**config.mk**
```make
export PLATFORM = sky130hd
export DESIGN_NAME = bitcruncher_dp
export DESIGN_NICKNAME = bitcruncher_dp
export VERILOG_FILES = /design/flow/design.v
export SDC_FILE = /design/flow/constraint.sdc
export NUM_CORES = 4
export LEC_CHECK = 0
export ABC_AREA = 0
export CAP_MARGIN = 20
export CORE_ASPECT_RATIO = 1.97
export CORE_MARGIN = 2
export CORE_UTILIZATION = 48
export CTS_CLUSTER_DIAMETER = 107
export CTS_CLUSTER_SIZE = 98
export SLEW_MARGIN = 5
```
**design.v**
```verilog
`timescale 1ns / 1ps
module ALU_ACC(
    input         clk,
    input         rst_n,
    input         C8,     
    input         C9,     
    input         C13,    
    input         C15,    
    input         C16,    
    input         C17,    
    input         C18,    
    input         C19,    
    input         C20,    
    input         C21,    
    input  [15:0] BR_out,
    output [15:0] ALU_out,
    output reg [3:0] ALUflags  
    );
    reg [15:0] ACC;
    assign ALU_out = ACC;
    wire signed [15:0] sACC = ACC;
    wire signed [15:0] sBR  = BR_out;
    wire signed [31:0] prod = sACC * sBR;
    wire [16:0] sum  = {1'b0, ACC} + {1'b0, BR_out};
    wire [16:0] diff = {1'b0, ACC} - {1'b0, BR_out};
    wire [15:0] quot = (BR_out == 16'b0) ? 16'hFFFF : ACC / BR_out;
    reg  [15:0] res;
    always @(*) begin
        if (C17)      res = ACC >> 1;
        else if (C18) res = ACC << 1;
        else if (C19) res = ACC & BR_out;
        else if (C20) res = ACC | BR_out;
        else          res = ~ACC;
    end
    always @(posedge clk or negedge rst_n) begin
        if (!rst_n) begin
            ACC      <= 16'b0;
            ALUflags <= 4'b0;
        end
        else begin
            if (C8) begin
                ACC      <= 16'b0;
                ALUflags <= {1'b1, 3'b0};
            end
            else if (C9) begin
                ACC <= sum[15:0];
                ALUflags[3] <= (sum[15:0] == 16'b0);
                ALUflags[2] <= sum[16];
                ALUflags[1] <= (ACC[15] == BR_out[15]) && (sum[15] != ACC[15]);
                ALUflags[0] <= sum[15];
            end
            else if (C13) begin
                ACC <= diff[15:0];
                ALUflags[3] <= (diff[15:0] == 16'b0);
                ALUflags[2] <= (ACC < BR_out);
                ALUflags[1] <= (ACC[15] != BR_out[15]) && (diff[15] != ACC[15]);
                ALUflags[0] <= diff[15];
            end
            else if (C15) begin
                ACC <= prod[15:0];
                ALUflags[3] <= (prod[15:0] == 16'b0);
                ALUflags[2] <= 1'b0;
                ALUflags[1] <= (prod[31:16] != {16{prod[15]}});
                ALUflags[0] <= prod[15];
            end
            else if (C16) begin
                ACC <= quot;
                ALUflags[3] <= (quot == 16'b0);
                ALUflags[2] <= 1'b0;
                ALUflags[1] <= 1'b0;
                ALUflags[0] <= quot[15];
            end
            else if (C17 | C18 | C19 | C20 | C21) begin
                ACC <= res;
                ALUflags[3] <= (res == 16'b0);
                ALUflags[2] <= 1'b0;
                ALUflags[1] <= 1'b0;
                ALUflags[0] <= res[15];
            end
        end
    end
endmodule
`timescale 1ns / 1ps
    module BR(
    input clk,
    input rst_n,
    input C7,
    input [15:0] MBR_out,
    output [15:0] BR_out
    );
    reg [15:0] BRr;
    assign BR_out = BRr;
    always@(posedge clk or negedge rst_n) begin
        if(!rst_n) begin
            BRr <= 16'b0;
        end
        else begin
            if(C7) begin
                BRr <= MBR_out;  
            end
            else begin
                BRr <= BRr;
            end
        end
    end
endmodule
`timescale 1ns / 1ps
module IR(
    input clk,
    input rst_n,
    input C4,
    input [15:0] MBR_out,
    output [7:0] IR_out
    );
    reg [7:0] IRr;
    assign IR_out = IRr;
    always@(posedge clk or negedge rst_n) begin
        if(!rst_n) begin
            IRr <= 8'b0;
        end
        else begin
            if(C4) begin
                IRr <= MBR_out[15:8];
            end
            else begin
                IRr <= IRr;
            end
        end
    end
endmodule
`timescale 1ns / 1ps
module MAR(
    input clk,
    input rst_n,
    input C5,
    input C10,
    input [15:0] MBR_out,
    input [7:0] PC_out,
    output [7:0] MAR_out_memory
    );
    reg [7:0] MARr;
    assign MAR_out_memory = MARr;
    always@(posedge clk or negedge rst_n) begin
        if(!rst_n) begin
            MARr <= 8'b0;
        end
        else begin
            if(C5) begin
                MARr <= MBR_out[7:0];
            end
            else if(C10) begin
                MARr <= PC_out;
            end
            else begin
                MARr <= MARr;
            end
        end
    end
endmodule
`timescale 1ns / 1ps
module MBR(
    input clk,
    input rst_n,
    input C3,
    input C11,
    input C12,
    input [15:0] ALU_out,
    input [15:0] MBR_in_memory,
    output [15:0] MBR_out,
    output reg [15:0] MBR_out_memory
    );
    reg [15:0] MBRr;
    assign MBR_out = MBRr;
    always@(posedge clk or negedge rst_n) begin
        if(!rst_n) begin
            MBRr <= 16'b0;
        end
        else begin
            if(C3) begin
                MBRr <= MBR_in_memory;
            end
            else if(C12) begin
                MBRr <= ALU_out;
            end
            else begin
                MBRr <= MBRr;
            end
            if(C11) begin
                MBR_out_memory <= MBRr;
            end
        end
    end
endmodule
`timescale 1ns / 1ps
module PC(
    input clk,
    input rst_n,
    input C6,
    input C14,
    input [15:0] MBR_out,
    output [7:0] PC_out
    );
    reg [7:0] PCr;
    assign PC_out = PCr;
    always@(posedge clk or negedge rst_n) begin
        if(!rst_n) begin
            PCr <= 8'b0;
        end
        else begin
            if(C14) begin
                PCr <= MBR_out[15:8];  
            end
            else if(C6) begin
                PCr <= PCr + 1'b1;  
            end
            else begin
                PCr <= PCr;
            end
        end
    end
endmodule
`timescale 1ns / 1ps
module bitcruncher_dp(
    input         clk,
    input         rst_n,
    input  [21:0] ctrl,             
    input  [15:0] MBR_in_memory,
    output [7:0]  MAR_out_memory,
    output [15:0] MBR_out_memory,
    output [7:0]  IR_out,
    output [3:0]  ALUflags
    );
    wire [21:0] Control_Signals = ctrl;
    wire [15:0] MBR_out;
    wire [15:0] BR_out;
    wire [15:0] ALU_out;
    wire [7:0]  PC_out;
    MAR u_MAR(
    .clk     ( clk     ),
    .rst_n   ( rst_n   ),
    .C5      ( Control_Signals[5]  ),
    .C10     ( Control_Signals[10] ),
    .MBR_out ( MBR_out ),
    .PC_out  ( PC_out  ),
    .MAR_out_memory ( MAR_out_memory )
    );
    MBR u_MBR(
    .clk           ( clk           ),
    .rst_n         ( rst_n         ),
    .C3            ( Control_Signals[3]  ),
    .C11           ( Control_Signals[11] ),
    .C12           ( Control_Signals[12] ),
    .ALU_out       ( ALU_out       ),
    .MBR_in_memory ( MBR_in_memory ),
    .MBR_out       ( MBR_out       ),
    .MBR_out_memory ( MBR_out_memory )
    );
    ALU_ACC u_ALU_ACC(
    .clk     ( clk     ),
    .rst_n   ( rst_n   ),
    .C8      ( Control_Signals[8]  ),
    .C9      ( Control_Signals[9]  ),
    .C13     ( Control_Signals[13] ),
    .C15     ( Control_Signals[15] ),
    .C16     ( Control_Signals[16] ),
    .C17     ( Control_Signals[17] ),
    .C18     ( Control_Signals[18] ),
    .C19     ( Control_Signals[19] ),
    .C20     ( Control_Signals[20] ),
    .C21     ( Control_Signals[21] ),
    .BR_out  ( BR_out  ),
    .ALU_out ( ALU_out ),
    .ALUflags ( ALUflags )
    );
    PC u_PC(
    .clk     ( clk     ),
    .rst_n   ( rst_n   ),
    .C6      ( Control_Signals[6]  ),
    .C14     ( Control_Signals[14] ),
    .MBR_out ( MBR_out ),
    .PC_out  ( PC_out  )
    );
    IR u_IR(
    .clk     ( clk     ),
    .rst_n   ( rst_n   ),
    .C4      ( Control_Signals[4] ),
    .MBR_out ( MBR_out ),
    .IR_out  ( IR_out  )
    );
    BR u_BR(
    .clk     ( clk     ),
    .rst_n   ( rst_n   ),
    .C7      ( Control_Signals[7] ),
    .MBR_out ( MBR_out ),
    .BR_out  ( BR_out  )
    );
endmodule
```
**constraint.sdc**
```tcl
create_clock -name core_clock -period 40.0 [get_ports {clk}]
set_input_delay 8.0000 -clock core_clock [delete_from_list [all_inputs] [get_ports {clk}]]
set_output_delay 8.0000 -clock core_clock [all_outputs]
set_load 0.01 [all_outputs]
```
**run.sh**
```bash
#!/bin/bash
# the make line also repeats each setting of config.mk as NAME=value (left out here)
make -C /OpenROAD-flow-scripts/flow DESIGN_CONFIG=/design/flow/config.mk WORK_HOME=/design/flow/orfs CLKGATE_MAP_FILE= finish
```
==> ds_physical_params.txt, run 1 <==
Physical design parameters

Parameter                              Value

Run status
  Outcome  timing/DRC/antenna clean

Place
  Count of buffers inserted at the top-level ports    72
  Routability congestion estimate from global placement    1.07
  Instance area at placement    24,500 sq um
  Final HPWL from detailed placement    68.8 mm

Die
  Fp_density    0.486
  Core box area    47,400 sq um
  Vertical die dimension    311 um
  Rows    112
  Num ports    76
  Chip width    160 um
  Area of the die    49,800 sq um

Worst setup path
  Category of the worst setup path capture point    flop
  Worst R2R Start    u_ALU_ACC.ACC[2]
  Worst setup path class    reg2reg
  WP data required    40.27 ns
  End of the worst register-to-register path    u_ALU_ACC.ALUflags[3]
  Peak per-stage delay on the critical path    0.78 ns
  Capture point of the critical path    u_ALU_ACC.ALUflags[3]
  Data arrival time of the worst path    36.46 ns
  FF-to-FF path depth    120
  CP Max Fanout    21
  Minimum setup slack among reg-to-reg paths    3.81 ns
  Type of origin of the critical path    flop
  Family with the most delay on the worst path    AND-OR/OR-AND gates
  Crit path top cell by count    ha_1
  Cell count along the critical path    120
  Crit path from    u_ALU_ACC.ACC[2]
  Cell with the largest stage delay on the worst path    or4_1
  Sum of buffers and inverters on the critical path    2

Logic synthesis
  Proportion of synthesized flip-flops having asynchronous set or reset    0.824
  Post-Synthesis Cell Area    23,000 sq um
  Instance count of the mapped netlist    2,850
  Aoi share    0.183
  Sequential share of the synthesized area    0.102
  Post-synth area from yosys stat    23,000 sq um
  Cell type with the highest aggregate area in the netlist    fa_1
  Number of warnings printed during yosys synthesis    6
  Largest logic family    adder cells
  Post-synthesis adder-cell area fraction    0.377
  #FFs+latches synth    91
  Leading cell types by count after synthesis    inv_1 (377), nor2_1 (306), nand2_1 (280)
  Post-Synthesis Net Count    3,425
  Dominant cells by area after synthesis    fa_1 (23%), ha_1 (15%), dfrtp_1 (8.2%)
  Most used DFF post-synth    dfrtp_1
  Synth Area in Simple Gates    0.170
  Total cells reported by yosys after synthesis    2,850
  Avg Cell Area, Syn    8.08 sq um
  Count leader, synth    inv_1
  Share of cell area taken by muxes after synthesis    0.0389
  Xor and xnor fraction of the mapped netlist area    0.0438
  Distinct cell type count of the synthesized netlist    92
  Count of flip-flops with a built-in enable after synthesis    16
  Synth top area share    0.230

Clocking
  Reg clk slew, reported paths    0.06 ns
  Buffers inserted by post-CTS timing repair    0
  Root cell of the clock tree    clkbuf_16
  Count of hold-fix buffers inserted at cts    0
  Late-Pin Clk Latency    0.34 ns
  CTS buffer count    9
  CTS max path bufs    2
  CTS tree    built
  Number of sinks handled by clock tree synthesis    91
  Deepest level of the CTS H-tree    3
  Post_cts resized    0

Detailed routing
  Total routed wirelength    87.6 mm
  1st-pass router iterations    5
  Antenna viol nets, final    0
  Via count    21,700
  Average routed wire per standard cell    25.1 um
  Via density per instance    6.20
  DRC violation count after routing    0
  DR iter-0 viols    1,406

Cells and area
  Post-route cell area    24,800 sq um
  Growth of design area from synthesis to finish    7.63%
  Layout Nets    3,433

STA
  Min Clock Period, post-route    36.19 ns
  Pins over their slew limit    0
  Maximum operating frequency    27.6 MHz
  Fraction of the cycle the final worst path needs    0.905
  Hold Vio Cnt, Final    0
  Max Clock Skew    0.00715 ns
  Setup repair after global routing missed its margin    false
  Worst-margin pin slew    1.09 ns
  Worst hold margin    0.504 ns
  Total Negative Setup Slacks    0 ns
  Setup violators final    0
  Headroom to the max-slew limit    0.275

Global route
  Number of global-route vias before repair    22,500
  Global-route wire length before repair    132 mm
  Maximum number of pins on one net before global-route repair    68
  Initial antenna violation count    2
  Global route total overflow    0
  Overall fraction of global-route tracks in use    0.353

Worst hold path
  Worst min-delay path class    reg2reg
  Hold path cells    1
  Hold wc startpoint    u_IR.IRr[1]
  Hold Path End    u_IR.IRr[1]

Flow run
  Log Warnings    66
  Max-Cap Viols    0
==> through the flow <==
stage | cells | utilization | setup slack (ns)
finish | 3491 | 0.523 | 3.81
global route | 3490 | 0.523 | 2.12
CTS | 3490 | 0.523 | 5.03
detailed placement | 3474 | 0.517 | 5.20
global placement | 3474 | 0.517 | 5.64
floorplan | 2850 | - | 12.75
==> area by class of cell <==
type                       count  area, sq um
multi-input combinational   2237        18700
antenna                        1         2.50
inverter                     387         1450
timing repair buffer         132         1170
tap                          627          785
sequential                    91         2360
clock inverter                 4         51.3
fill                        4693        22600
clock buffer                  12          246
==> metal layers <==
layer / track usage / part of all wire / up-vias
met5: 0 / 0.00015 / -
met4: 0.323 / 0.12 / 2
met3: 0.0362 / 0.049 / 451
met2: 0.647 / 0.51 / 903
met1: 0.345 / 0.32 / 10600
li1: - / - / 9707
==> run 2: changes to the inputs <==
- ABC_AREA: 0 -> 1
- CORE_ASPECT_RATIO: 1.97 -> not set
- CORE_UTILIZATION: 48 -> 66
- CTS_CLUSTER_DIAMETER: 107 -> 166
- CTS_CLUSTER_SIZE: 98 -> 99
- PLACE_DENSITY: not set -> 0.42
- SETUP_SLACK_MARGIN: not set -> 2.59
- SLEW_MARGIN: 5 -> 20
- TNS_END_PERCENT: not set -> 10
- clock period: 40.0 -> 19.8 ns (I/O delays scaled with it)
==> run 2 against run 1 <==
Against the previous run: the flow now stops in global routing (5_1_grt); synthesized cell count rose by 18%; die size down 24%; area after synthesis is 4.3% higher.
==> ds_physical_params.txt, run 2 <==
Physical implementation characteristics

Parameter                              Value

Run status
  Outcome    did not finish
  Last flow stage reached    global routing (5_1_grt)
  Error    [ERROR GRT-0116] Global routing finished with congestion. Check the congestion regions in the DRC Viewer.

Logic synthesis
  Post-Synthesis Cell Area    24,000 sq um (+4.3%)
  Largest logic family    adder cells
  Cell type with the highest aggregate area in the netlist    fa_1
  Distinct cell type count of the synthesized netlist    62 (-33%)
  Share of cell area taken by muxes after synthesis    0.00370 (-0.0352)
  Dominant cells by area after synthesis    fa_1 (22%), ha_1 (14%), nand2_1 (12%)
  Aoi share    0.125 (-0.0584)
  Total cells reported by yosys after synthesis    3,362 (+18%)
  Synth Area in Simple Gates    0.227 (+0.0574)
  Instance count of the mapped netlist    3,362 (+18%)
  Post-synth area from yosys stat    24,000 sq um (+4.3%)
  Synth top area share    0.220 (-0.00957)
  #FFs+latches synth    91 (unchanged)
  Post-Synthesis Net Count    3,937 (+15%)
  Most used DFF post-synth    dfrtp_1
  Number of warnings printed during yosys synthesis    6 (unchanged)
  Avg Cell Area, Syn    7.15 sq um (-12%)
  Post-synthesis adder-cell area fraction    0.361 (-0.0157)
  Count of flip-flops with a built-in enable after synthesis    16 (unchanged)
  Count leader, synth    nand2_1
  Xor and xnor fraction of the mapped netlist area    0.0504 (+0.00661)
  Sequential share of the synthesized area    0.0981 (-0.00427)
  Leading cell types by count after synthesis    nand2_1 (762), inv_1 (689), ha_1 (271)
  Proportion of synthesized flip-flops having asynchronous set or reset    0.824 (unchanged)

Global route
  Overall fraction of global-route tracks in use    0.782
  Global route total overflow    151

Die
  Num ports    76 (unchanged)
  Area of the die    37,900 sq um (-24%)
  Fp_density    0.672 (+0.186)
  Vertical die dimension    195 um (-37%)
  Core box area    35,700 sq um (-25%)
  Rows    69 (-38%)
  Chip width    195 um (+22%)

Clocking
  CTS buffer count    9 (unchanged)
  Root cell of the clock tree    clkbuf_16
  Deepest level of the CTS H-tree    3 (unchanged)
  CTS max path bufs    2 (unchanged)
  Count of hold-fix buffers inserted at cts    0 (unchanged)
  Number of sinks handled by clock tree synthesis    91 (unchanged)

Place
  Pre-CTS worst setup slack    -3.70 ns (-8.90 ns)
  Count of buffers inserted at the top-level ports    72 (unchanged)
  Final HPWL from detailed placement    69.2 mm (+0.53%)
  Routability congestion estimate from global placement    1.05 (-1.9%)
  Cell count after placement    4,231 (+22%)
## run 2: timing repair
item                                    CTS
buffers inserted                        162
endpoints found under the setup margin    5
gates cloned                              3
pin swaps                               221
gates resized                           310
## run 2: layer usage
layer	GRT usage	overflow
met2	0.945	74
met3	0.620	7
met4	0.786	65
met1	0.783	5
met5	0.372	0
## run 2: through the flow
step	hold slack, ns	instance area [sq um]	utilization
after CTS	0.517	31600	0.883
after global placement	0.471	28600	0.801
after detailed placement	0.500	28600	0.801
after floorplan	0.468	24500	-
==> run 3: changes to the inputs <==
- ABC_AREA: 1 -> not set
- CAP_MARGIN: 20 -> 15
- CTS_CLUSTER_DIAMETER: 166 -> not set
- CTS_CLUSTER_SIZE: 99 -> 15
- GPL_ROUTABILITY_DRIVEN: not set -> 1
- PLACE_DENSITY: 0.42 -> not set
- SETUP_SLACK_MARGIN: 2.59 -> 3.35
- TNS_END_PERCENT: 10 -> 75
- clock period: 19.8 -> 23.7 ns (I/O delays scaled with it)
==> run 3 against run 2 <==
Against the previous run: the flow again stops in global routing (5_1_grt); die size fell by 4.1%; synthesized cell count fell by 15%; area after synthesis fell by 4.2%.
==> ds_physical_params.txt, run 3 <==
Physical implementation characteristics

Parameter                              Value

Logic synthesis
  Total cells reported by yosys after synthesis    2,850 (-15%)
  Xor and xnor fraction of the mapped netlist area    0.0438 (-0.00661)
  Post-synth area from yosys stat    23,000 sq um (-4.2%)
  Dominant cells by area after synthesis    fa_1 (23%), ha_1 (15%), dfrtp_1 (8.2%)
  Leading cell types by count after synthesis    inv_1 (377), nor2_1 (306), nand2_1 (280)
  Largest logic family    adder cells
  Synth top area share    0.230 (+0.00957)
  Aoi share    0.183 (+0.0584)
  Post-synthesis adder-cell area fraction    0.377 (+0.0157)
  Distinct cell type count of the synthesized netlist    92 (+48%)
  #FFs+latches synth    91 (unchanged)
  Proportion of synthesized flip-flops having asynchronous set or reset    0.824 (unchanged)
  Post-Synthesis Net Count    3,425 (-13%)
  Count of flip-flops with a built-in enable after synthesis    16 (unchanged)
  Most used DFF post-synth    dfrtp_1
  Cell type with the highest aggregate area in the netlist    fa_1
  Count leader, synth    inv_1
  Sequential share of the synthesized area    0.102 (+0.00427)
  Synth Area in Simple Gates    0.170 (-0.0574)
  Post-Synthesis Cell Area    23,000 sq um (-4.2%)
  Instance count of the mapped netlist    2,850 (-15%)
  Share of cell area taken by muxes after synthesis    0.0389 (+0.0352)
  Avg Cell Area, Syn    8.08 sq um (+13%)
  Number of warnings printed during yosys synthesis    6 (unchanged)

Run status
  Outcome    did not finish
  Last flow stage reached    global routing (5_1_grt)

Die
  Chip width    191 um (-2.1%)
  Fp_density    0.668 (-0.00401)
  Core box area    34,500 sq um (-3.6%)
  Num ports    76 (unchanged)
  Vertical die dimension    191 um (-2.1%)
  Rows    68 (-1.4%)
  Area of the die    36,400 sq um (-4.1%)

Place
  Routability congestion estimate from global placement    0.990 (-5.9%)
  Count of buffers inserted at the top-level ports    72 (unchanged)
  Cell count after placement    3,661 (-13%)
  Instance area at placement    27,400 sq um (-4.4%)
  Final HPWL from detailed placement    68.7 mm (-0.80%)

Clocking
  Deepest level of the CTS H-tree    3 (unchanged)
  Count of hold-fix buffers inserted at cts    0 (unchanged)
  CTS max path bufs    2 (unchanged)
  Number of sinks handled by clock tree synthesis    91 (unchanged)
  CTS buffer count    9 (unchanged)
  Root cell of the clock tree    clkbuf_16
run 3: stage by stage:
| step | setup TNS, ns | worst slack [ns] |
|---|---|---|
| 3_5_place_dp | -7.85 | -3.19 |
| 4_1_cts | -4.00 | -1.92 |
| 3_3_place_gp | -5.02 | -2.22 |
| 2_1_floorplan | -2.63 | -1.39 |
run 3: what timing repair did:
item	in CTS
hold endpoints to repair	0
pin swaps	120
gates resized	125
buffers inserted	88
setup endpoints to repair	5
cloned	1
==> run 4: changes to the inputs <==
- CAP_MARGIN: 15 -> 40
- CORE_UTILIZATION: 66 -> 71
- CTS_CLUSTER_DIAMETER: not set -> 339
- CTS_CLUSTER_SIZE: 15 -> 24
- MAX_ROUTING_LAYER: not set -> met4
- SETUP_SLACK_MARGIN: 3.35 -> not set
- clock period: 23.7 -> 27.1 ns (I/O delays scaled with it)
==> run 4 against run 3 <==
Against the previous run: the run again fails in global routing (5_1_grt); synthesized cell count unchanged; die size shrank 6.9%; area after synthesis did not move.
==> ds_physical_params.txt, run 4 <==
Physical implementation characteristics

Parameter                              Value

Place
  Pre-CTS worst setup slack    -1.34 ns (+1.85 ns)
  Final HPWL from detailed placement    66.9 mm (-2.5%)
  Cell count after placement    3,478 (-5.0%)
  Routability congestion estimate from global placement    1.09 (+9.7%)
  Count of buffers inserted at the top-level ports    72 (unchanged)

Clocking
  Root cell of the clock tree    clkbuf_16
  Number of sinks handled by clock tree synthesis    91 (unchanged)
  Count of hold-fix buffers inserted at cts    0 (unchanged)
  CTS max path bufs    2 (unchanged)
  CTS buffer count    9 (unchanged)
  Deepest level of the CTS H-tree    3 (unchanged)

Logic synthesis
  Avg Cell Area, Syn    8.08 sq um (unchanged)
  Sequential share of the synthesized area    0.102 (unchanged)
  Count of flip-flops with a built-in enable after synthesis    16 (unchanged)
  Post-synth area from yosys stat    23,000 sq um (unchanged)
  Post-Synthesis Net Count    3,425 (unchanged)
  Cell type with the highest aggregate area in the netlist    fa_1
  Synth Area in Simple Gates    0.170 (unchanged)
  Leading cell types by count after synthesis    inv_1 (377), nor2_1 (306), nand2_1 (280)
  Post-Synthesis Cell Area    23,000 sq um (unchanged)
  Share of cell area taken by muxes after synthesis    0.0389 (unchanged)
  Distinct cell type count of the synthesized netlist    92 (unchanged)
  Xor and xnor fraction of the mapped netlist area    0.0438 (unchanged)
  Number of warnings printed during yosys synthesis    6 (unchanged)
  Instance count of the mapped netlist    2,850 (unchanged)
  Total cells reported by yosys after synthesis    2,850 (unchanged)
  Post-synthesis adder-cell area fraction    0.377 (unchanged)
  Aoi share    0.183 (unchanged)
  Count leader, synth    inv_1
  Dominant cells by area after synthesis    fa_1 (23%), ha_1 (15%), dfrtp_1 (8.2%)
  Synth top area share    0.230 (unchanged)
  Largest logic family    adder cells
  Proportion of synthesized flip-flops having asynchronous set or reset    0.824 (unchanged)
  Most used DFF post-synth    dfrtp_1
  #FFs+latches synth    91 (unchanged)

Die
  Core box area    31,700 sq um (-8.0%)
  Rows    65 (-4.4%)
  Area of the die    33,900 sq um (-6.9%)
  Vertical die dimension    184 um (-3.5%)
  Fp_density    0.726 (+0.0577)
  Num ports    76 (unchanged)
  Chip width    184 um (-3.5%)

Run status
  Outcome    did not finish
  Last flow stage reached    global routing (5_1_grt)
  Error    [ERROR GRT-0232] Routing congestion too high. Check the congestion heatmap in the GUI.

Global route
  Overall fraction of global-route tracks in use    0.756
  Global route total overflow    4
[run 4: stage by stage]
step	instance area (sq um)	TNS, ns
floorplan	23000	0
detailed placement	25900	-2.41
CTS	26500	0
global placement	25900	-0.630
[run 4: what timing repair did]
item,in CTS
setup buffers,9
pin swaps,18
setup endpoints to repair,2
resized,46
[run 4: layer usage]
layer | global-route usage | overflow
met1 | 0.754 | 0
met2 | 0.915 | 2
met3 | 0.572 | 1
met4 | 0.719 | 1
met5 | - | -
==> run 5: changes to the inputs <==
- ABC_AREA: not set -> 1
- CAP_MARGIN: 40 -> 20
- CORE_UTILIZATION: 71 -> 65
- CTS_CLUSTER_DIAMETER: 339 -> 341
- CTS_CLUSTER_SIZE: 24 -> 71
- GPL_ROUTABILITY_DRIVEN: 1 -> not set
- MAX_ROUTING_LAYER: met4 -> not set
- PLACE_DENSITY_LB_ADDON: not set -> 0.01
- TNS_END_PERCENT: 75 -> not set
- clock period: 27.1 -> 26.2 ns (I/O delays scaled with it)
==> run 5 against run 4 <==
Against the previous run: now clean on timing, DRC and antenna; area after synthesis increased by 4.3%; synthesized cell count grew 18%; die size is 14% higher.
==> ds_physical_params.txt, run 5 <==
Physical design parameters

Parameter                              Value

Run status
  Outcome  timing/DRC/antenna clean

Place
  Pre-CTS worst setup slack    0.716 ns (+2.06 ns)
  Count of buffers inserted at the top-level ports    72 (unchanged)
  Final HPWL from detailed placement    61.3 mm (-8.4%)
  Routability congestion estimate from global placement    1.01 (-7.2%)
  Instance area at placement    25,500 sq um (-1.7%)

Logic synthesis
  Post-Synthesis Net Count    3,937 (+15%)
  Distinct cell type count of the synthesized netlist    62 (-33%)
  Xor and xnor fraction of the mapped netlist area    0.0504 (+0.00661)
  Dominant cells by area after synthesis    fa_1 (22%), ha_1 (14%), nand2_1 (12%)
  Synth top area share    0.220 (-0.00957)
  Aoi share    0.125 (-0.0584)
  Cell type with the highest aggregate area in the netlist    fa_1
  Leading cell types by count after synthesis    nand2_1 (762), inv_1 (689), ha_1 (271)
  Sequential share of the synthesized area    0.0981 (-0.00427)
  Avg Cell Area, Syn    7.15 sq um (-12%)
  Count leader, synth    nand2_1
  Post-synthesis adder-cell area fraction    0.361 (-0.0157)
  Post-synth area from yosys stat    24,000 sq um (+4.3%)
  Total cells reported by yosys after synthesis    3,362 (+18%)
  Number of warnings printed during yosys synthesis    6 (unchanged)
  Post-Synthesis Cell Area    24,000 sq um (+4.3%)
  #FFs+latches synth    91 (unchanged)
  Proportion of synthesized flip-flops having asynchronous set or reset    0.824 (unchanged)
  Count of flip-flops with a built-in enable after synthesis    16 (unchanged)
  Largest logic family    adder cells
  Synth Area in Simple Gates    0.227 (+0.0574)
  Share of cell area taken by muxes after synthesis    0.00370 (-0.0352)
  Instance count of the mapped netlist    3,362 (+18%)
  Most used DFF post-synth    dfrtp_1

Clocking
  Number of sinks handled by clock tree synthesis    91 (unchanged)
  Root cell of the clock tree    clkbuf_16
  Late-Pin Clk Latency    0.35 ns
  Deepest level of the CTS H-tree    3 (unchanged)
  CTS buffer count    9 (unchanged)
  Count of hold-fix buffers inserted at cts    0 (unchanged)
  CTS tree    built
  CTS max path bufs    2 (unchanged)
  Reg clk slew, reported paths    0.08 ns

Worst setup path
  Peak per-stage delay on the critical path    0.50 ns
  Sum of buffers and inverters on the critical path    18
  End of the worst register-to-register path    u_ALU_ACC.ALUflags[3]
  WP data required    26.44 ns
  Data arrival time of the worst path    24.55 ns
  Cell count along the critical path    169
  Category of the worst setup path capture point    flop
  CP Max Fanout    14
  Worst R2R Start    u_BR.BRr[15]
  Type of origin of the critical path    flop
  Crit path from    u_BR.BRr[15]
  FF-to-FF path depth    169
  Capture point of the critical path    u_ALU_ACC.ALUflags[3]
  Family with the most delay on the worst path    simple AND/OR/NAND/NOR gates
  Crit path top cell by count    nand2_1
  Worst setup path class    reg2reg
  Cell with the largest stage delay on the worst path    dfrtp_2
  Minimum setup slack among reg-to-reg paths    1.89 ns

Flow run
  Max-Cap Viols    0
  Log Warnings    66

Detailed routing
  Average routed wire per standard cell    20.0 um
  Via count    23,400
  Antenna viol nets, final    0
  Antenna Diode Count    0
  Via density per instance    5.99
  DRC violation count after routing    0
  DR iter-0 viols    2,589
  Total routed wirelength    78.2 mm
  1st-pass router iterations    6

STA
  Maximum operating frequency    41.1 MHz
  Pins over their slew limit    0
  Hold Vio Cnt, Final    0
  Min Clock Period, post-route    24.31 ns
  Fraction of the cycle the final worst path needs    0.928
  Max Clock Skew    0.0111 ns
  Setup violators final    0
  Worst-margin pin slew    1.08 ns
  Setup WS post-layout    1.89 ns
  Headroom to the max-slew limit    0.274

Die
  Core box area    36,500 sq um (+15%)
  Fp_density    0.658 (-0.0681)
  Num ports    76 (unchanged)
  Rows    70 (+7.7%)
  Vertical die dimension    196 um (+6.6%)
  Chip width    196 um (+6.6%)
  Area of the die    38,500 sq um (+14%)

Cells and area
  Combined flip-flop and latch cell area    2360 sq um
  Layout Nets    4,004
  Utilization after layout    0.714
  Post-route cell area    26,100 sq um
  Number of fill cells in the layout    2,985
  Area of the multi-input gates    18,600 sq um
  Growth of design area from synthesis to finish    8.54%

Worst hold path
  Worst min-delay path class    reg2reg
  Hold Path End    u_IR.IRr[7]
  Hold path cells    1
  Hold wc startpoint    u_IR.IRr[7]

Global route
  Initial antenna violation count    1
  Global route total overflow    0
  Global-route wire length before repair    124 mm
  Number of global-route vias before repair    23,500
  Overall fraction of global-route tracks in use    0.414
  Maximum number of pins on one net before global-route repair    77
==> run 5: per-stage QoR <==
step	TNS [ns]	std cells	hold slack, ns
global route	-0.102	3902	0.532
CTS	0	3891	0.512
floorplan	0	3362	0.468
detailed placement	0	3875	0.495
finish	0	3902	0.517
global placement	0	3875	0.492
==> run 5: final cells by class <==
class                   instances  share of cell area
clock buffers                   9             0.00864
multi-input cells            2437               0.712
repair inverters                1            0.000192
well taps                     468              0.0225
inverters                     707               0.103
repair buffers                182              0.0594
flip-flops and latches         91              0.0906
clock inverters                 7             0.00365
==> run 5: metal layers <==
metal	wire length, um	track usage	vias to the layer above	part of all wire
met5	13	0	-	0.00017
met4	4040	0.184	2	0.052
met3	8630	0.0853	282	0.11
met2	34800	0.662	1268	0.44
met1	30700	0.547	11100	0.39
li1	-	-	10700	-
==> run 5: what timing repair did <==
action                                 in CTS  in global routing
buffers inserted                            0                  9
resized                                     0                 54
setup endpoints to repair                   0                  2
endpoints found under the hold margin       0                  0
==> run 6: changes to the inputs <==
- ABC_AREA: 1 -> not set
- CORE_UTILIZATION: 65 -> 64
- CTS_CLUSTER_DIAMETER: 341 -> not set
- CTS_CLUSTER_SIZE: 71 -> not set
- PLACE_DENSITY_LB_ADDON: 0.01 -> not set
- clock period: 26.2 -> 32.3 ns (I/O delays scaled with it)
==> run 6 against run 5 <==
Against the previous run: non-clock buffer count down 29; core utilization down 1.5 points; die size down 2.6%; first-iteration DRC count down 14%; cell count down 14%; global-route usage down 0.35 points; sequential cell count unchanged; critical path depth down 41.
==> ds_physical_params.txt, run 6 <==
Physical design parameters

Parameter                              Value

Logic synthesis
  Distinct cell type count of the synthesized netlist    92 (+48%)
  Count of flip-flops with a built-in enable after synthesis    16 (unchanged)
  Cell type with the highest aggregate area in the netlist    fa_1
  Synth Area in Simple Gates    0.170 (-0.0574)
  Post-synthesis adder-cell area fraction    0.377 (+0.0157)
  Leading cell types by count after synthesis    inv_1 (377), nor2_1 (306), nand2_1 (280)
  Most used DFF post-synth    dfrtp_1
  Synth top area share    0.230 (+0.00957)
  Post-Synthesis Cell Area    23,000 sq um (-4.2%)
  Aoi share    0.183 (+0.0584)
  Post-synth area from yosys stat    23,000 sq um (-4.2%)
  Xor and xnor fraction of the mapped netlist area    0.0438 (-0.00661)
  Sequential share of the synthesized area    0.102 (+0.00427)
  Proportion of synthesized flip-flops having asynchronous set or reset    0.824 (unchanged)
  Post-Synthesis Net Count    3,425 (-13%)
  Share of cell area taken by muxes after synthesis    0.0389 (+0.0352)
  #FFs+latches synth    91 (unchanged)
  Dominant cells by area after synthesis    fa_1 (23%), ha_1 (15%), dfrtp_1 (8.2%)
  Avg Cell Area, Syn    8.08 sq um (+13%)
  Number of warnings printed during yosys synthesis    6 (unchanged)
  Instance count of the mapped netlist    2,850 (-15%)
  Largest logic family    adder cells
  Total cells reported by yosys after synthesis    2,850 (-15%)
  Count leader, synth    inv_1

Cells and area
  Layout Nets    3,454 (-14%)
  Number of fill cells in the layout    2,958 (-0.90%)
  Post-route cell area    24,800 sq um (-4.9%)
  Layout Cells excl Fill    3,346 (-14%)
  Growth of design area from synthesis to finish    7.71%
  Utilization after layout    0.699 (-0.0151)

Global route
  Global route total overflow    0 (unchanged)
  Global-route wire length before repair    121 mm (-2.3%)
  Maximum number of pins on one net before global-route repair    76 (-1.3%)
  Overall fraction of global-route tracks in use    0.411 (-0.00351)
  Number of global-route vias before repair    22,000 (-6.4%)
  Initial antenna violation count    1 (unchanged)

Detailed routing
  Via count    21,800 (-6.8%)
  Average routed wire per standard cell    22.6 um (+13%)
  Via density per instance    6.51 (+8.7%)
  DR iter-0 viols    2,224 (-14%)
  1st-pass router iterations    6 (unchanged)
  Total routed wirelength    75.7 mm (-3.1%)
  Antenna viol nets, final    0 (unchanged)
  DRC violation count after routing    0 (unchanged)

Clocking
  CTS tree    built
  Reg clk slew, reported paths    0.08 ns (about the same)
  CTS max path bufs    2 (unchanged)
  Deepest level of the CTS H-tree    3 (unchanged)
  CTS buffer count    9 (unchanged)
  Root cell of the clock tree    clkbuf_16
  Count of hold-fix buffers inserted at cts    0 (unchanged)
  Late-Pin Clk Latency    0.36 ns (about the same)
  Number of sinks handled by clock tree synthesis    91 (unchanged)

Worst hold path
  Worst min-delay path class    reg2reg
  Hold path cells    1 (unchanged)
  Hold wc startpoint    u_IR.IRr[6]
  Hold Path End    u_IR.IRr[6]

Flow run
  Max-Cap Viols    0 (unchanged)
  Log Warnings    68 (+3.0%)

Worst setup path
  CP Max Fanout    16 (+2)
  Cell with the largest stage delay on the worst path    or4_1
  Sum of buffers and inverters on the critical path    5 (-13)
  Type of origin of the critical path    flop
  Worst R2R Start    u_ALU_ACC.ACC[2]
  Data arrival time of the worst path    30.93 ns (+6.38 ns)
  Capture point of the critical path    u_ALU_ACC.ALUflags[3]
  Crit path top cell by count    ha_1
  FF-to-FF path depth    128 (-24%)
  End of the worst register-to-register path    u_ALU_ACC.ALUflags[3]
  WP data required    32.60 ns (+6.16 ns)
  Peak per-stage delay on the critical path    0.70 ns (+0.20 ns)
  Category of the worst setup path capture point    flop
  Minimum setup slack among reg-to-reg paths    1.67 ns (-0.22 ns)
  Family with the most delay on the worst path    AND-OR/OR-AND gates
  Crit path from    u_ALU_ACC.ACC[2]
  Cell count along the critical path    128 (-24%)
  Worst setup path class    reg2reg

STA
  Maximum operating frequency    32.6 MHz (-21%)
  Setup WS post-layout    1.67 ns (-0.224 ns)
  Max Clock Skew    0.0125 ns (+0.00144 ns)
  Hold Vio Cnt, Final    0 (unchanged)
  Fraction of the cycle the final worst path needs    0.948 (+0.0206)
  Pins over their slew limit    0 (unchanged)
  Setup violators final    0 (unchanged)
  Min Clock Period, post-route    30.63 ns (+6.32 ns)
  Headroom to the max-slew limit    0.232 (-0.0419)
  Worst-margin pin slew    1.15 ns (+0.0632 ns)

Die
  Vertical die dimension    194 um (-1.3%)
  Num ports    76 (unchanged)
  Core box area    35,500 sq um (-2.8%)
  Rows    69 (-1.4%)
  Chip width    194 um (-1.3%)
  Fp_density    0.649 (-0.00894)
  Area of the die    37,500 sq um (-2.6%)

Place
  Instance area at placement    24,400 sq um (-4.3%)
  Final HPWL from detailed placement    58.4 mm (-4.8%)
  Count of buffers inserted at the top-level ports    72 (unchanged)
  Routability congestion estimate from global placement    1.04 (+2.9%)
  Pre-CTS worst setup slack    1.35 ns (+0.635 ns)
  Cell count after placement    3,325 (-14%)

Run status
  Outcome  timing/DRC/antenna clean
[run 6: per-layer routing]
metal,vias to the layer above,GRT usage,share of wire
li1,9748,-,-
met2,1278,0.643,0.44
met3,240,0.0828,0.11
met1,10500,0.558,0.40
met5,-,0,0
met4,0,0.173,0.050
[run 6: final cells by class]
cell class / count / area [sq um] / share of cell area
Antenna cell: 1 / 2.50 / 0.000101
Timing Repair Buffer: 153 / 1330 / 0.0538
Tap cell: 461 / 577 / 0.0233
Inverter: 387 / 1450 / 0.0586
Clock buffer: 9 / 225 / 0.00908
Multi-Input combinational cell: 2237 / 18800 / 0.757
Sequential cell: 91 / 2360 / 0.0951
Clock inverter: 7 / 67.6 / 0.00272
[run 6: what timing repair did]
action / CTS / global route
resized: 0 / 15
setup buffers: 0 / 4
endpoints found under the hold margin: 0 / 0
endpoints found under the setup margin: 0 / 2
[run 6: stage by stage]
step	TNS, ns	hold WS, ns
4_1_cts	0	0.514
6_report	0	0.515
2_1_floorplan	0	0.467
5_1_grt	-0.0630	0.526
3_5_place_dp	0	0.498
3_3_place_gp	0	0.490
==> run 7: changes to the inputs <==
- ABC_AREA: not set -> 1
- CORE_ASPECT_RATIO: not set -> 0.5
- CORE_UTILIZATION: 64 -> 66
- CTS_CLUSTER_DIAMETER: not set -> 107
- CTS_CLUSTER_SIZE: not set -> 100
- GPL_ROUTABILITY_DRIVEN: not set -> 0
- HOLD_SLACK_MARGIN: not set -> 0.27
- PLACE_DENSITY_LB_ADDON: not set -> 0.3
- TNS_END_PERCENT: not set -> 25
- clock period: 32.3 -> 40.0 ns (I/O delays scaled with it)
==> run 7 against run 6 <==
Against the previous run: register-to-register slack gained 9.2 ns; core utilization grew 0.65 points; sequential share of layout area is 0.19 points lower; global-route usage down 2.6 points; area after synthesis rose by 4.3%; clock-buffer cell count stayed put; maximum frequency grew 5.1%; worst setup slack better by 9.2 ns; clock skew fell by 0.0022 ns; routed wire length down 4.8%; critical path type unchanged; critical endpoint unchanged; largest cell class unchanged.
==> ds_physical_params.txt, run 7 <==
Physical design parameters

Parameter                              Value

Run status
  Outcome  timing/DRC/antenna clean

Logic synthesis
  Post-synthesis adder-cell area fraction    0.361 (-0.0157)
  #FFs+latches synth    91 (unchanged)
  Cell type with the highest aggregate area in the netlist    fa_1
  Aoi share    0.125 (-0.0584)
  Post-Synthesis Cell Area    24,000 sq um (+4.3%)
  Proportion of synthesized flip-flops having asynchronous set or reset    0.824 (unchanged)
  Xor and xnor fraction of the mapped netlist area    0.0504 (+0.00661)
  Post-Synthesis Net Count    3,937 (+15%)
  Sequential share of the synthesized area    0.0981 (-0.00427)
  Synth top area share    0.220 (-0.00957)
  Dominant cells by area after synthesis    fa_1 (22%), ha_1 (14%), nand2_1 (12%)
  Total cells reported by yosys after synthesis    3,362 (+18%)
  Leading cell types by count after synthesis    nand2_1 (762), inv_1 (689), ha_1 (271)
  Most used DFF post-synth    dfrtp_1
  Largest logic family    adder cells
  Post-synth area from yosys stat    24,000 sq um (+4.3%)
  Number of warnings printed during yosys synthesis    6 (unchanged)
  Count leader, synth    nand2_1
  Avg Cell Area, Syn    7.15 sq um (-12%)
  Instance count of the mapped netlist    3,362 (+18%)
  Share of cell area taken by muxes after synthesis    0.00370 (-0.0352)
  Distinct cell type count of the synthesized netlist    62 (-33%)
  Count of flip-flops with a built-in enable after synthesis    16 (unchanged)
  Synth Area in Simple Gates    0.227 (+0.0574)

Die
  Chip width    274 um (+41%)
  Core box area    35,900 sq um (+1.1%)
  Rows    49 (-29%)
  Area of the die    38,000 sq um (+1.4%)
  Fp_density    0.670 (+0.0210)
  Num ports    76 (unchanged)
  Vertical die dimension    139 um (-28%)

Worst setup path
  Capture point of the critical path    u_ALU_ACC.ALUflags[3]
  Crit path from    u_BR.BRr[0]
  Peak per-stage delay on the critical path    0.93 ns (+0.23 ns)
  CP Max Fanout    22 (+6)
  Type of origin of the critical path    flop
  Data arrival time of the worst path    29.43 ns (-1.50 ns)
  Crit path top cell by count    nand2_1
  Cell with the largest stage delay on the worst path    dfrtp_1
  Cell count along the critical path    155 (+21%)
  End of the worst register-to-register path    u_ALU_ACC.ALUflags[3]
  WP data required    40.28 ns (+7.68 ns)
  Family with the most delay on the worst path    simple AND/OR/NAND/NOR gates
  FF-to-FF path depth    155 (+21%)
  Category of the worst setup path capture point    flop
  Minimum setup slack among reg-to-reg paths    10.86 ns (+9.19 ns)
  Worst R2R Start    u_BR.BRr[0]
  Worst setup path class    reg2reg
  Sum of buffers and inverters on the critical path    18 (+13)

Clocking
  CTS max path bufs    2 (unchanged)
  CTS tree    built
  Root cell of the clock tree    clkbuf_16
  Buffers inserted by post-CTS timing repair    0 (unchanged)
  Late-Pin Clk Latency    0.35 ns (about the same)
  CTS buffer count    9 (unchanged)
  Deepest level of the CTS H-tree    3 (unchanged)
  Post_cts resized    0 (unchanged)
  Reg clk slew, reported paths    0.07 ns (about the same)
  Count of hold-fix buffers inserted at cts    0 (unchanged)
  Number of sinks handled by clock tree synthesis    91 (unchanged)

Global route
  Number of global-route vias before repair    22,700 (+3.3%)
  Overall fraction of global-route tracks in use    0.384 (-0.0263)
  Global-route wire length before repair    116 mm (-4.0%)
  Global route total overflow    0 (unchanged)
  Initial antenna violation count    1 (unchanged)
  Maximum number of pins on one net before global-route repair    58 (-24%)

Detailed routing
  1st-pass router iterations    7 (+1)
  DR iter-0 viols    2,978 (+34%)
  DRC violation count after routing    0 (unchanged)
  Via density per instance    6.04 (-7.2%)
  Average routed wire per standard cell    18.8 um (-17%)
  Antenna viol nets, final    0 (unchanged)
  Total routed wirelength    72.1 mm (-4.8%)
  Via count    23,200 (+6.5%)

STA
  Min Clock Period, post-route    29.14 ns (-1.49 ns)
  Worst-margin pin slew    1.05 ns (-0.0972 ns)
  Total Negative Setup Slacks    0 ns (unchanged)
  Setup WS post-layout    10.86 ns (+9.19 ns)
  Max Clock Skew    0.0103 ns (-0.00216 ns)
  Headroom to the max-slew limit    0.299 (+0.0672)
  Fraction of the cycle the final worst path needs    0.729 (-0.220)
  Hold Vio Cnt, Final    0 (unchanged)
  Pins over their slew limit    0 (unchanged)
  Setup violators final    0 (unchanged)
  Maximum operating frequency    34.3 MHz (+5.1%)
  Setup repair after global routing missed its margin    false

Place
  Cell count after placement    3,823 (+15%)
  Final HPWL from detailed placement    56.2 mm (-3.8%)
  Count of buffers inserted at the top-level ports    72 (unchanged)
  Pre-CTS worst setup slack    12.00 ns (+10.65 ns)

Flow run
  Log Warnings    66 (-2.9%)
  Max-Cap Viols    0 (unchanged)

Worst hold path
  Hold path cells    2 (+1)
  Hold wc startpoint    u_ALU_ACC.ALUflags[1]
  Worst min-delay path class    reg2reg
  Hold Path End    u_ALU_ACC.ALUflags[1]

Cells and area
  Layout Cells excl Fill    3,840 (+15%)
  Layout Nets    3,925 (+14%)
  Growth of design area from synthesis to finish    5.31%
[run 7: metal layers]
metal | vias up | routed length, um | GRT usage
met1 | 10800 | 27800 | 0.515
met2 | 1519 | 31000 | 0.600
li1 | 10600 | - | -
met3 | 340 | 9990 | 0.106
met4 | 0 | 3370 | 0.134
met5 | - | 0 | 0
[run 7: final cells by class]
| type | count | area (sq um) |
|---|---|---|
| timing repair buffer | 104 | 958 |
| fill | 2927 | 10600 |
| clock buffer | 9 | 225 |
| inverter | 707 | 2670 |
| multi-input combinational | 2437 | 18400 |
| clock inverter | 7 | 52.6 |
| tap | 484 | 606 |
| antenna | 1 | 2.50 |
| sequential | 91 | 2360 |
[run 7: through the flow]
stage | hold slack, ns | utilization | cell area [sq um]
6_report | 0.497 | 0.705 | 25300
2_1_floorplan | 0.468 | - | 24000
5_1_grt | 0.514 | 0.705 | 25300
3_3_place_gp | 0.475 | 0.697 | 25000
4_1_cts | 0.492 | 0.705 | 25300
3_5_place_dp | 0.475 | 0.697 | 25000
==> run 8: changes to the inputs <==
- CAP_MARGIN: 20 -> 40
- CORE_ASPECT_RATIO: 0.5 -> not set
- CORE_UTILIZATION: 66 -> 68
- CTS_CLUSTER_DIAMETER: 107 -> 232
- CTS_CLUSTER_SIZE: 100 -> 24
- GPL_ROUTABILITY_DRIVEN: 0 -> 1
- HOLD_SLACK_MARGIN: 0.27 -> not set
- MAX_ROUTING_LAYER: not set -> met4
- PLACE_DENSITY_LB_ADDON: 0.3 -> not set
- SETUP_SLACK_MARGIN: not set -> -1.13
- TNS_END_PERCENT: 25 -> 75
- clock period: 40.0 -> 27.1 ns (I/O delays scaled with it)
==> run 8 against run 7 <==
Against the previous run: cell count grew 0.99%; maximum frequency is 12% higher; via count rose by 1.8%; area after synthesis did not move; critical path type unchanged; critical endpoint unchanged; highest routed layer unchanged.
==> ds_physical_params.txt, run 8 <==
Physical design parameters

Parameter                              Value

Detailed routing
  DR iter-0 viols    2,409 (-19%)
  1st-pass router iterations    6 (-1)
  Via density per instance    6.08 (+0.76%)
  Average routed wire per standard cell    19.8 um (+5.6%)
  Via count    23,600 (+1.8%)
  Antenna viol nets, final    0 (unchanged)
  DRC violation count after routing    0 (unchanged)
  Total routed wirelength    76.9 mm (+6.6%)

Logic synthesis
  Count of flip-flops with a built-in enable after synthesis    16 (unchanged)
  Cell type with the highest aggregate area in the netlist    fa_1
  Share of cell area taken by muxes after synthesis    0.00370 (unchanged)
  Largest logic family    adder cells
  Most used DFF post-synth    dfrtp_1
  Proportion of synthesized flip-flops having asynchronous set or reset    0.824 (unchanged)
  Post-Synthesis Net Count    3,937 (unchanged)
  Total cells reported by yosys after synthesis    3,362 (unchanged)
  Sequential share of the synthesized area    0.0981 (unchanged)
  Xor and xnor fraction of the mapped netlist area    0.0504 (unchanged)
  Synth Area in Simple Gates    0.227 (unchanged)
  Count leader, synth    nand2_1
  Avg Cell Area, Syn    7.15 sq um (unchanged)
  Instance count of the mapped netlist    3,362 (unchanged)
  Number of warnings printed during yosys synthesis    6 (unchanged)
  Synth top area share    0.220 (unchanged)
  #FFs+latches synth    91 (unchanged)
  Post-synthesis adder-cell area fraction    0.361 (unchanged)
  Leading cell types by count after synthesis    nand2_1 (762), inv_1 (689), ha_1 (271)
  Post-synth area from yosys stat    24,000 sq um (unchanged)
  Dominant cells by area after synthesis    fa_1 (22%), ha_1 (14%), nand2_1 (12%)
  Distinct cell type count of the synthesized netlist    62 (unchanged)
  Aoi share    0.125 (unchanged)
  Post-Synthesis Cell Area    24,000 sq um (unchanged)

Worst setup path
  Crit path top cell by count    nand2_1
  Family with the most delay on the worst path    simple AND/OR/NAND/NOR gates
  End of the worst register-to-register path    u_ALU_ACC.ALUflags[3]
  Minimum setup slack among reg-to-reg paths    1.10 ns (-9.76 ns)
  Peak per-stage delay on the critical path    0.39 ns (-0.54 ns)
  WP data required    27.39 ns (-12.89 ns)
  Capture point of the critical path    u_ALU_ACC.ALUflags[3]
  Cell with the largest stage delay on the worst path    nor4_1
  Worst setup path class    reg2reg
  Crit path from    u_BR.BRr[6]
  Data arrival time of the worst path    26.29 ns (-3.14 ns)
  CP Max Fanout    18 (-18%)
  Cell count along the critical path    170 (+9.7%)
  Type of origin of the critical path    flop
  Sum of buffers and inverters on the critical path    28 (+10)
  FF-to-FF path depth    170 (+9.7%)
  Category of the worst setup path capture point    flop
  Worst R2R Start    u_BR.BRr[6]

Flow run
  Log Warnings    68 (+3.0%)
  Max-Cap Viols    0 (unchanged)

STA
  Worst hold margin    0.515 ns (+0.0176 ns)
  Maximum operating frequency    38.5 MHz (+12%)
  Max Clock Skew    0.0129 ns (+0.00251 ns)
  Setup violators final    0 (unchanged)
  Hold Vio Cnt, Final    0 (unchanged)
  Setup WS post-layout    1.10 ns (-9.76 ns)
  Worst-margin pin slew    0.939 ns (-0.112 ns)
  Headroom to the max-slew limit    0.372 (+0.0723)
  Total Negative Setup Slacks    0 ns (unchanged)
  Min Clock Period, post-route    26.00 ns (-3.14 ns)
  Fraction of the cycle the final worst path needs    0.959 (+0.231)
  Pins over their slew limit    0 (unchanged)

Place
  Instance area at placement    25,500 sq um (+1.8%)
  Pre-CTS worst setup slack    1.19 ns (-10.81 ns)
  Routability congestion estimate from global placement    1.05
  Count of buffers inserted at the top-level ports    72 (unchanged)
  Final HPWL from detailed placement    61.2 mm (+8.9%)
  Cell count after placement    3,853 (+0.78%)

Clocking
  Count of hold-fix buffers inserted at cts    0 (unchanged)
  Root cell of the clock tree    clkbuf_16
  CTS max path bufs    2 (unchanged)
  Late-Pin Clk Latency    0.35 ns (about the same)
  Number of sinks handled by clock tree synthesis    91 (unchanged)
  Reg clk slew, reported paths    0.08 ns (about the same)
  CTS buffer count    9 (unchanged)
  CTS tree    built
  Deepest level of the CTS H-tree    3 (unchanged)

Die
  Area of the die    36,800 sq um (-3.1%)
  Chip width    192 um (-30%)
  Vertical die dimension    192 um (+38%)
  Fp_density    0.694 (+0.0239)
  Num ports    76 (unchanged)
  Core box area    34,600 sq um (-3.5%)
  Rows    68 (+39%)

Cells and area
  Layout Nets    3,990 (+1.7%)
  Post-route cell area    25,900 sq um (+2.3%)
  Utilization after layout    0.748 (+0.0422)
  Growth of design area from synthesis to finish    7.76%
  Layout Cells excl Fill    3,878 (+0.99%)
  Number of fill cells in the layout    2,694 (-8.0%)

Global route
  Initial antenna violation count    3 (+2)
  Overall fraction of global-route tracks in use    0.440 (+0.0559)
  Global route total overflow    0 (unchanged)
  Global-route wire length before repair    122 mm (+5.1%)
  Maximum number of pins on one net before global-route repair    40 (-31%)
  Number of global-route vias before repair    23,400 (+2.9%)

Worst hold path
  Hold Path End    u_IR.IRr[2]
  Hold wc startpoint    u_IR.IRr[2]
  Hold path cells    1 (-1)
  Worst min-delay path class    reg2reg

Run status
  Outcome  timing/DRC/antenna clean
[run 8: layout make-up]
type / instances / area [sq um] / share of cell area
Antenna cell: 3 / 7.51 / 0.000290
Clock buffer: 9 / 225 / 0.00870
Clock inverter: 7 / 68.8 / 0.00266
Inverter: 707 / 2680 / 0.103
Multi-Input combinational cell: 2437 / 18400 / 0.713
Sequential cell: 91 / 2360 / 0.0911
Tap cell: 455 / 569 / 0.0220
Timing Repair Buffer: 169 / 1540 / 0.0593
[run 8: timing repair]
item / CTS / global route
buffers inserted: 0 / 2
endpoints found under the setup margin: 0 / 2
gates resized: 0 / 6
[run 8: metal layers]
metal  GRT usage  vias up  share of wire
met2       0.678     1443           0.45
met5           -        -              0
met4       0.193        0          0.051
met3      0.0870      293           0.11
li1            -    10700              -
met1       0.566    11200           0.39
==> run 9: changes to the inputs <==
- CAP_MARGIN: 40 -> 35
- CORE_ASPECT_RATIO: not set -> 0.5
- CORE_UTILIZATION: 68 -> 59
- CTS_CLUSTER_DIAMETER: 232 -> 107
- CTS_CLUSTER_SIZE: 24 -> 97
- GPL_ROUTABILITY_DRIVEN: 1 -> 0
- HOLD_SLACK_MARGIN: not set -> -0.07
- MAX_ROUTING_LAYER: met4 -> not set
- PLACE_DENSITY: not set -> 0.42
- SETUP_SLACK_MARGIN: -1.13 -> not set
- TNS_END_PERCENT: 75 -> 25
- clock period: 27.1 -> 40.0 ns (I/O delays scaled with it)
==> run 9 against run 8 <==
Against the previous run: clock-buffer cell count is 2 higher; clock skew is 0.0015 ns higher; via count is 4.9% lower; non-clock buffer count is 53 lower; first-iteration DRC count is 5.8% higher; area after synthesis stayed put; sequential cell count stayed put.
==> ds_physical_params.txt, run 9 <==
Physical design parameters

Parameter                              Value

Run status
  Outcome  timing/DRC/antenna clean

STA
  Min Clock Period, post-route    29.36 ns (+3.36 ns)
  Fraction of the cycle the final worst path needs    0.734 (-0.225)
  Hold Vio Cnt, Final    0 (unchanged)
  Setup repair after global routing missed its margin    false
  Setup violators final    0 (unchanged)
  Maximum operating frequency    34.1 MHz (-11%)
  Pins over their slew limit    0 (unchanged)
  Headroom to the max-slew limit    0.340 (-0.0319)
  Total Negative Setup Slacks    0 ns (unchanged)
  Worst-margin pin slew    0.990 ns (+0.0513 ns)
  Max Clock Skew    0.0143 ns (+0.00148 ns)

Logic synthesis
  Leading cell types by count after synthesis    nand2_1 (762), inv_1 (689), ha_1 (271)
  Xor and xnor fraction of the mapped netlist area    0.0504 (unchanged)
  Post-Synthesis Net Count    3,937 (unchanged)
  Largest logic family    adder cells
  Distinct cell type count of the synthesized netlist    62 (unchanged)
  Aoi share    0.125 (unchanged)
  Synth top area share    0.220 (unchanged)
  Post-synthesis adder-cell area fraction    0.361 (unchanged)
  Most used DFF post-synth    dfrtp_1
  Post-Synthesis Cell Area    24,000 sq um (unchanged)
  #FFs+latches synth    91 (unchanged)
  Instance count of the mapped netlist    3,362 (unchanged)
  Count of flip-flops with a built-in enable after synthesis    16 (unchanged)
  Avg Cell Area, Syn    7.15 sq um (unchanged)
  Number of warnings printed during yosys synthesis    6 (unchanged)
  Proportion of synthesized flip-flops having asynchronous set or reset    0.824 (unchanged)
  Count leader, synth    nand2_1
  Dominant cells by area after synthesis    fa_1 (22%), ha_1 (14%), nand2_1 (12%)
  Sequential share of the synthesized area    0.0981 (unchanged)
  Synth Area in Simple Gates    0.227 (unchanged)
  Share of cell area taken by muxes after synthesis    0.00370 (unchanged)
  Total cells reported by yosys after synthesis    3,362 (unchanged)
  Post-synth area from yosys stat    24,000 sq um (unchanged)
  Cell type with the highest aggregate area in the netlist    fa_1

Worst setup path
  Sum of buffers and inverters on the critical path    18 (-36%)
  Data arrival time of the worst path    29.66 ns (+3.37 ns)
  End of the worst register-to-register path    u_ALU_ACC.ALUflags[3]
  Minimum setup slack among reg-to-reg paths    10.64 ns (+9.54 ns)
  FF-to-FF path depth    152 (-11%)
  Family with the most delay on the worst path    simple AND/OR/NAND/NOR gates
  Capture point of the critical path    u_ALU_ACC.ALUflags[3]
  Worst R2R Start    u_BR.BRr[12]
  Crit path top cell by count    nand2_1
  Category of the worst setup path capture point    flop
  Crit path from    u_BR.BRr[12]
  Type of origin of the critical path    flop
  Cell with the largest stage delay on the worst path    and3_1
  Worst setup path class    reg2reg
  Cell count along the critical path    152 (-11%)
  CP Max Fanout    22 (+4)
  Peak per-stage delay on the critical path    0.78 ns (+0.39 ns)
  WP data required    40.30 ns (+12.91 ns)

Detailed routing
  DR iter-0 viols    2,549 (+5.8%)
  DRC violation count after routing    0 (unchanged)
  Total routed wirelength    75.3 mm (-2.0%)
  Via count    22,400 (-4.9%)
  1st-pass router iterations    6 (unchanged)
  Average routed wire per standard cell    19.3 um (-2.8%)
  Antenna viol nets, final    0 (unchanged)
  Via density per instance    5.74 (-5.6%)

Place
  Count of buffers inserted at the top-level ports    72 (unchanged)
  Final HPWL from detailed placement    59.0 mm (-3.6%)

Worst hold path
  Hold wc startpoint    u_ALU_ACC.ALUflags[1]
  Worst min-delay path class    reg2reg
  Hold path cells    2 (+1)
  Hold Path End    u_ALU_ACC.ALUflags[1]

Clocking
  Post_cts resized    0 (unchanged)
  Reg clk slew, reported paths    0.08 ns (about the same)
  CTS buffer count    9 (unchanged)
  Number of sinks handled by clock tree synthesis    91 (unchanged)
  Deepest level of the CTS H-tree    3 (unchanged)
  Count of hold-fix buffers inserted at cts    0 (unchanged)
  Late-Pin Clk Latency    0.36 ns (about the same)
  CTS max path bufs    2 (unchanged)
  Buffers inserted by post-CTS timing repair    0 (unchanged)
  CTS tree    built
  Root cell of the clock tree    clkbuf_16

Global route
  Global-route wire length before repair    119 mm (-2.4%)
  Number of global-route vias before repair    22,000 (-5.9%)
  Global route total overflow    0 (unchanged)
  Maximum number of pins on one net before global-route repair    55 (+38%)
  Initial antenna violation count    2 (-1)
  Overall fraction of global-route tracks in use    0.363 (-0.0776)

Die
  Vertical die dimension    147 um (-24%)
  Area of the die    42,400 sq um (+15%)
  Rows    52 (-24%)
  Chip width    289 um (+51%)
  Core box area    40,300 sq um (+16%)
  Num ports    76 (unchanged)
  Fp_density    0.596 (-0.0972)

Cells and area
  Number of fill cells in the layout    3,775 (+40%)
  Growth of design area from synthesis to finish    6.40%
  Layout Nets    3,937 (-1.3%)

Flow run
  Log Warnings    68 (unchanged)
  Max-Cap Viols    0 (unchanged)
[run 9: layout make-up]
cell class                      instances  area (sq um)  share of cell area
Antenna cell                            1          2.50           0.0000979
Inverter                              707          2670               0.105
Sequential cell                        91          2360              0.0922
Multi-Input combinational cell       2437         18400               0.721
Timing Repair Buffer                  116          1100              0.0429
Clock buffer                           11           254             0.00994
Tap cell                              540           676              0.0264
Clock inverter                          5          80.1             0.00313
[run 9: per-stage QoR]
stage	util	std cells	hold WS, ns	area [sq um]	worst slack (ns)
after CTS	0.632	3900	0.492	25500	11.43
after global routing	0.635	3907	0.508	25600	8.02
final	0.635	3908	0.490	25600	10.64
after floorplan	-	3362	0.468	24000	18.19
after detailed placement	0.624	3884	0.474	25100	11.53
after global placement	0.624	3883	0.474	25100	11.73
[run 9: per-layer routing]
layer	up-vias	part of all wire	track usage
met5	-	0	0
met4	0	0.040	0.130
met3	201	0.10	0.0708
met2	1036	0.41	0.542
met1	10600	0.44	0.522
li1	10600	-	-
